// top
module top(
     input wire clk, reset,
     input wire start, si,
     output wire [3:0] an,
     output wire [7:0] sseg
    );
Settings: LEC_CHECK=0, CAP_MARGIN=15, CELL_PAD_IN_SITES_DETAIL_PLACEMENT=0, CORE_MARGIN=2, CORE_UTILIZATION=72, CTS_CLUSTER_SIZE=99, MAX_ROUTING_LAYER=met5, PLACE_DENSITY_LB_ADDON=0.06, SETUP_SLACK_MARGIN=0.97, SLEW_MARGIN=20; clock period 3.58 ns.
run.sh (not shown) runs the stock make flow with config.mk's settings and CLKGATE_MAP_FILE=.
The baseline ran to the end with no violations.
Next try:
Settings changed: ABC_AREA set to 1, CAP_MARGIN 15 to 20, CELL_PAD_IN_SITES_DETAIL_PLACEMENT 0 to unset, CTS_CLUSTER_SIZE 99 to unset, MAX_ROUTING_LAYER met5 to unset, PLACE_DENSITY_LB_ADDON 0.06 to unset, SETUP_SLACK_MARGIN 0.97 to unset.
Clock period 3.58 ns to 15.4 ns, I/O delays scaled along.
Effect: The new run passed the timing, design-rule and antenna checks. Via count climbs by roughly a tenth. Routed wire length goes up slightly. Sequential cell count does not change. Cell area climbs slightly. Area after synthesis went up by a few percent. Final cell count grows by a quarter to a third.
Next try:
Settings changed: PLACE_DENSITY_LB_ADDON set to 0.08.
Clock period 15.4 ns to 2.9 ns, I/O delays scaled along.
After rerunning:
- The new run finished clean
- die area does not change
- core utilization climbs by 1.0 points
- hold slack degrades by 0.022 ns
- final area climbs slightly

========
top again, from the RTL that the note above started with.
## top
module top(
     input wire clk, reset,
     input wire start, si,
     output wire [3:0] an,
     output wire [7:0] sseg
    );
export LEC_CHECK = 0
export ABC_AREA = 1
export CAP_MARGIN = 30
export CORE_ASPECT_RATIO = 0.74
export CORE_MARGIN = 2
export CORE_UTILIZATION = 44
export GPL_ROUTABILITY_DRIVEN = 0
export HOLD_SLACK_MARGIN = 0.19
export MAX_ROUTING_LAYER = met4
export PLACE_DENSITY = 0.35
export SLEW_MARGIN = 35
create_clock -name core_clock -period 3.01 [get_ports {clk}]
The first run ran to the end with no violations.
==> next run, changes <==
CAP_MARGIN = 20   (was 30)
CORE_ASPECT_RATIO = unset   (was 0.74)
CORE_UTILIZATION = 72   (was 44)
CTS_CLUSTER_DIAMETER = 93   (was unset)
HOLD_SLACK_MARGIN = unset   (was 0.19)
MAX_ROUTING_LAYER = unset   (was met4)
PLACE_DENSITY = unset   (was 0.35)
PLACE_DENSITY_LB_ADDON = 0.08   (was unset)
SETUP_SLACK_MARGIN = 0.73   (was unset)
SLEW_MARGIN = 20   (was 35)
clock period = 2.9 ns   (was 3.01 ns; I/O delays follow)
Wire length climbs by about 8%.
Combinational power increases by about 40%.
Hold slack got worse by 0.074 ns.
==> next run, changes <==
CTS_CLUSTER_DIAMETER = unset   (was 93)
GPL_ROUTABILITY_DRIVEN = unset   (was 0)
PLACE_DENSITY_LB_ADDON = unset   (was 0.08)
SETUP_SLACK_MARGIN = unset   (was 0.73)
Global-route usage drops by 1.5 points. Worst setup slack gets better by 0.050 ns. Final cell count fell slightly. Routed wire length shrinks by roughly a tenth. Fmax rises slightly. Sequential power barely changes. Worst hold slack improves by 0.052 ns. Area after synthesis is unchanged.
==> next run, changes <==
CTS_CLUSTER_DIAMETER = 91   (was unset)
CTS_CLUSTER_SIZE = 15   (was unset)
PLACE_DENSITY_LB_ADDON = 0.07   (was unset)
SETUP_SLACK_MARGIN = 0.45   (was unset)
Result: The new run finished with timing, DRC and antenna clean. Area after synthesis does not change. Worst hold slack gets better by 0.025 ns. Cell area shrinks by 0.79%. Global-route usage shrinks by 0.18 points. Die size is unchanged. Sequential cell count is unchanged. Synthesized cell count does not change. Maximum frequency grows by 3.4%. Total power shrinks by 10%. Routed wire length is about the same.
==> next run, changes <==
CORE_ASPECT_RATIO = 0.92   (was unset)
CTS_CLUSTER_DIAMETER = 368   (was 91)
PLACE_DENSITY_LB_ADDON = 0.05   (was 0.07)
SETUP_SLACK_MARGIN = 0.74   (was 0.45)
SLEW_MARGIN = 40   (was 20)
Effect: Clock power goes down by 8.6%. Setup slack is worse by 0.13 ns. Wire length is higher by 12%. Combinational power came out higher by 26%. Cell count grows by 0.50%. Register-to-register slack improved by 0.10 ns. Flip-flop count is unchanged. Worst hold slack barely changes.
==> next run, changes <==
CORE_ASPECT_RATIO = unset   (was 0.92)
CTS_CLUSTER_DIAMETER = 96   (was 368)
CTS_CLUSTER_SIZE = unset   (was 15)
PLACE_DENSITY = 0.39   (was unset)
PLACE_DENSITY_LB_ADDON = unset   (was 0.05)
SETUP_SLACK_MARGIN = unset   (was 0.74)
SLEW_MARGIN = 20   (was 40)
After rerunning: Routed wire length fell by 11%. Sequential share of layout area rose by 0.75 points. Synthesized area stays the same.

========
v49:
Starting RTL as in the previous note.
Settings: LEC_CHECK=0, CAP_MARGIN=15, CELL_PAD_IN_SITES_DETAIL_PLACEMENT=0, CORE_MARGIN=2, CORE_UTILIZATION=72, CTS_CLUSTER_SIZE=29, HOLD_SLACK_MARGIN=-0.09, MAX_ROUTING_LAYER=met5, SETUP_SLACK_MARGIN=0.97, SLEW_MARGIN=20; clock period 3.64 ns.
Input-level comparison between v36 and v49:
==> flow/config.mk <==
export PLATFORM = sky130hd
export DESIGN_NAME = top
export DESIGN_NICKNAME = top
export VERILOG_FILES = /design/flow/design.v
export SDC_FILE = /design/flow/constraint.sdc
export NUM_CORES = 4
export LEC_CHECK = 0
export CAP_MARGIN = 20
export CORE_MARGIN = 2
export CORE_UTILIZATION = 40
export SLEW_MARGIN = 20
==> flow/constraint.sdc <==
create_clock -name core_clock -period 5.22 [get_ports {clk}]
set_input_delay 1.0440 -clock core_clock [delete_from_list [all_inputs] [get_ports {clk}]]
set_output_delay 1.0440 -clock core_clock [all_outputs]
set_load 0.01 [all_outputs]
### Flow results
- Of v36 and v49, the run reporting the lower wire length of the first global-routing pass was v36.
- Cmp v36 vs v49: worst setup slack before clock tree synthesis higher in v36
- Against v49, the final cell area of v36 is lower.
- Compared with v49, in v36 number of placement rows went up; total CTS buffers went up.
- Looking at count of clock-buffer cells in the layout, v36 sits above v49.
Input changes introduced in v30 (baseline for comparison: v36):
-- flow/config.mk --
<<< v36, line 8
>>> v30, line 8
export ABC_AREA = 1
<<< v36, line 10
export CORE_UTILIZATION = 40
>>> v30, line 11
export CORE_UTILIZATION = 72
export CTS_CLUSTER_DIAMETER = 368
export CTS_CLUSTER_SIZE = 15
export PLACE_DENSITY_LB_ADDON = 0.07
==> flow/constraint.sdc <==
create_clock -name core_clock -period 2.9 [get_ports {clk}]
set_input_delay 0.5800 -clock core_clock [delete_from_list [all_inputs] [get_ports {clk}]]
set_output_delay 0.5800 -clock core_clock [all_outputs]
set_load 0.01 [all_outputs]
--- outcome ---
Of v30 and v36, the run reporting the higher portion of total power attributed to the clock network was v36. Total antenna diodes in the routed design (v30 over v36): decrease, 1. Across both runs, synthesized area per cell was lower for v30 than for v36. Critical path depth, v30 and v36: lower on v36. Looking at post-placement worst setup slack, v30 sits 1.55 ns lower than v36 does. Of v30 and v36, the run reporting the higher wire length was v30.
Modified inputs, v35 compared to v30
-- flow/config.mk --
<<< v30, line 10
>>> v35, line 10
export CORE_ASPECT_RATIO = 0.92
<<< v30, line 12
export CTS_CLUSTER_DIAMETER = 368
export CTS_CLUSTER_SIZE = 15
export PLACE_DENSITY_LB_ADDON = 0.07
>>> v35, line 13
export CTS_CLUSTER_DIAMETER = 96
export GPL_ROUTABILITY_DRIVEN = 0
export PLACE_DENSITY = 0.39
export SETUP_SLACK_MARGIN = 0.38
==> comparison <==
- Taking v35 over v30, the total of clock buffers placed in the layout ratio works out to 1.9.
- Compared with v30, in v35 routed wire length increased by 5.3% relative to the old numbers, cell area after synthesis closely matched the old numbers.
- Compared with v30, v35 has less setup slack.
- Looking at v35 and v30, the share of final layout cell area taken by non-clock buffers is a wash.
- v35 vs v30: total chip power up by more than 10%
- v30 reports its critical path endpoint as sseg[4] while v35 reports sseg[3].
- Relative to v30, the layout-stage area growth over the synthesis result of v35 is higher by 3.5 points.
- More vias were needed by v35 than by v30.
- Clock network fraction of design power (v35 over v30): increase, 7.9 points
- v35 | status: complete | timing, DRC, antenna: pass

========
== red ==
top again, from the RTL that the note above started with.
==> flow/config.mk <==
export PLATFORM = sky130hd
export DESIGN_NAME = top
export DESIGN_NICKNAME = top
export VERILOG_FILES = /design/flow/design.v
export SDC_FILE = /design/flow/constraint.sdc
export NUM_CORES = 4
export LEC_CHECK = 0
export ABC_AREA = 1
export CAP_MARGIN = 20
export CORE_MARGIN = 2
export CORE_UTILIZATION = 72
export CTS_CLUSTER_DIAMETER = 368
export CTS_CLUSTER_SIZE = 15
export PLACE_DENSITY_LB_ADDON = 0.07
export SETUP_SLACK_MARGIN = 0.74
export SLEW_MARGIN = 40
==> flow/constraint.sdc <==
create_clock -name core_clock -period 2.9 [get_ports {clk}]
set_input_delay 0.5800 -clock core_clock [delete_from_list [all_inputs] [get_ports {clk}]]
set_output_delay 0.5800 -clock core_clock [all_outputs]
set_load 0.01 [all_outputs]
#### Input delta (blue over red)
--- a/flow/config.mk
+++ b/flow/config.mk
@@ -9 +9,3 @@
-export CAP_MARGIN = 20
+export CAP_MARGIN = 15
+export CELL_PAD_IN_SITES_DETAIL_PLACEMENT = 0
+export CORE_ASPECT_RATIO = 0.9
@@ -12,5 +14,5 @@
-export CTS_CLUSTER_DIAMETER = 368
-export CTS_CLUSTER_SIZE = 15
-export PLACE_DENSITY_LB_ADDON = 0.07
-export SETUP_SLACK_MARGIN = 0.74
-export SLEW_MARGIN = 40
+export CTS_CLUSTER_SIZE = 99
+export MAX_ROUTING_LAYER = met5
+export PLACE_DENSITY = 0.36
+export SETUP_SLACK_MARGIN = 0.84
+export SLEW_MARGIN = 20
--- outcome ---
- red went all the way through the flow, and no timing, DRC or antenna check failed.
- | blue | all stages done | FAIL | setup timing |
- blue vs red — total power after layout rose 22%.
- Between red and blue, tally of filler cells in the layout is lower for blue, red comes in above that.
- blue reports its worst hold path class as primary input to register while red reports register to register.
- NOTE final weighted congestion in routability-driven placement red->blue increased slightly
- Worst setup timing slack at the placement stage: lower on red
- Summary — global-route track usage on met1, blue relative to red: higher, by 5.1 points.
- Total number of nets in the final design of blue is on par with red.
- Of red and blue, red shows the higher worst hold slack, with blue below it.
- Share of the clock period used by the worst path is lower on red
- Fraction of area in clock buffers and inverters ended up 2.7 points higher on blue than on red.
- There was hardly any difference in full die area between red and blue.
- The total of clock buffers placed in the layout in blue was higher than what red gave.
Edits applied to the flow inputs when going from blue to green:
--- a/flow/config.mk
+++ b/flow/config.mk
@@ -11 +10,0 @@
-export CORE_ASPECT_RATIO = 0.9
@@ -14 +13,2 @@
-export CTS_CLUSTER_SIZE = 99
+export CTS_CLUSTER_DIAMETER = 342
+export CTS_CLUSTER_SIZE = 15
@@ -16,2 +16,2 @@
-export PLACE_DENSITY = 0.36
-export SETUP_SLACK_MARGIN = 0.84
+export PLACE_DENSITY_LB_ADDON = 0.06
+export SETUP_SLACK_MARGIN = 0.38
==> results <==
Both conditions hold for green: the flow ran to the end and the final layout passed the timing, design-rule and antenna checks. In terms of number of placed instances, taps included, blue and green differ only marginally. For blue, the type of the worst min-delay path was primary input to register, unlike green, where it was register to register. From blue to green the numbers moved as follows: post-layout minimum cycle time went down; achievable frequency went up.
## Diff of input files: orange against green
--- a/flow/config.mk
+++ b/flow/config.mk
@@ -9,2 +9 @@
-export CAP_MARGIN = 15
-export CELL_PAD_IN_SITES_DETAIL_PLACEMENT = 0
+export CAP_MARGIN = 20
@@ -13 +12 @@
-export CTS_CLUSTER_DIAMETER = 342
+export CTS_CLUSTER_DIAMETER = 376
@@ -15,4 +14,3 @@
-export MAX_ROUTING_LAYER = met5
-export PLACE_DENSITY_LB_ADDON = 0.06
-export SETUP_SLACK_MARGIN = 0.38
-export SLEW_MARGIN = 20
+export PLACE_DENSITY_LB_ADDON = 0.07
+export SETUP_SLACK_MARGIN = 0.36
+export SLEW_MARGIN = 40
## What came out
Lower peak clock frequency supported by timing among orange and green: green
| routed length per instance | lower: orange |
orange vs green, remaining max-slew budget at the tightest pin went down by 8.2 points.
Setup slack: orange more than green
No activity file was given, so power comes from the tool's default toggle rates.
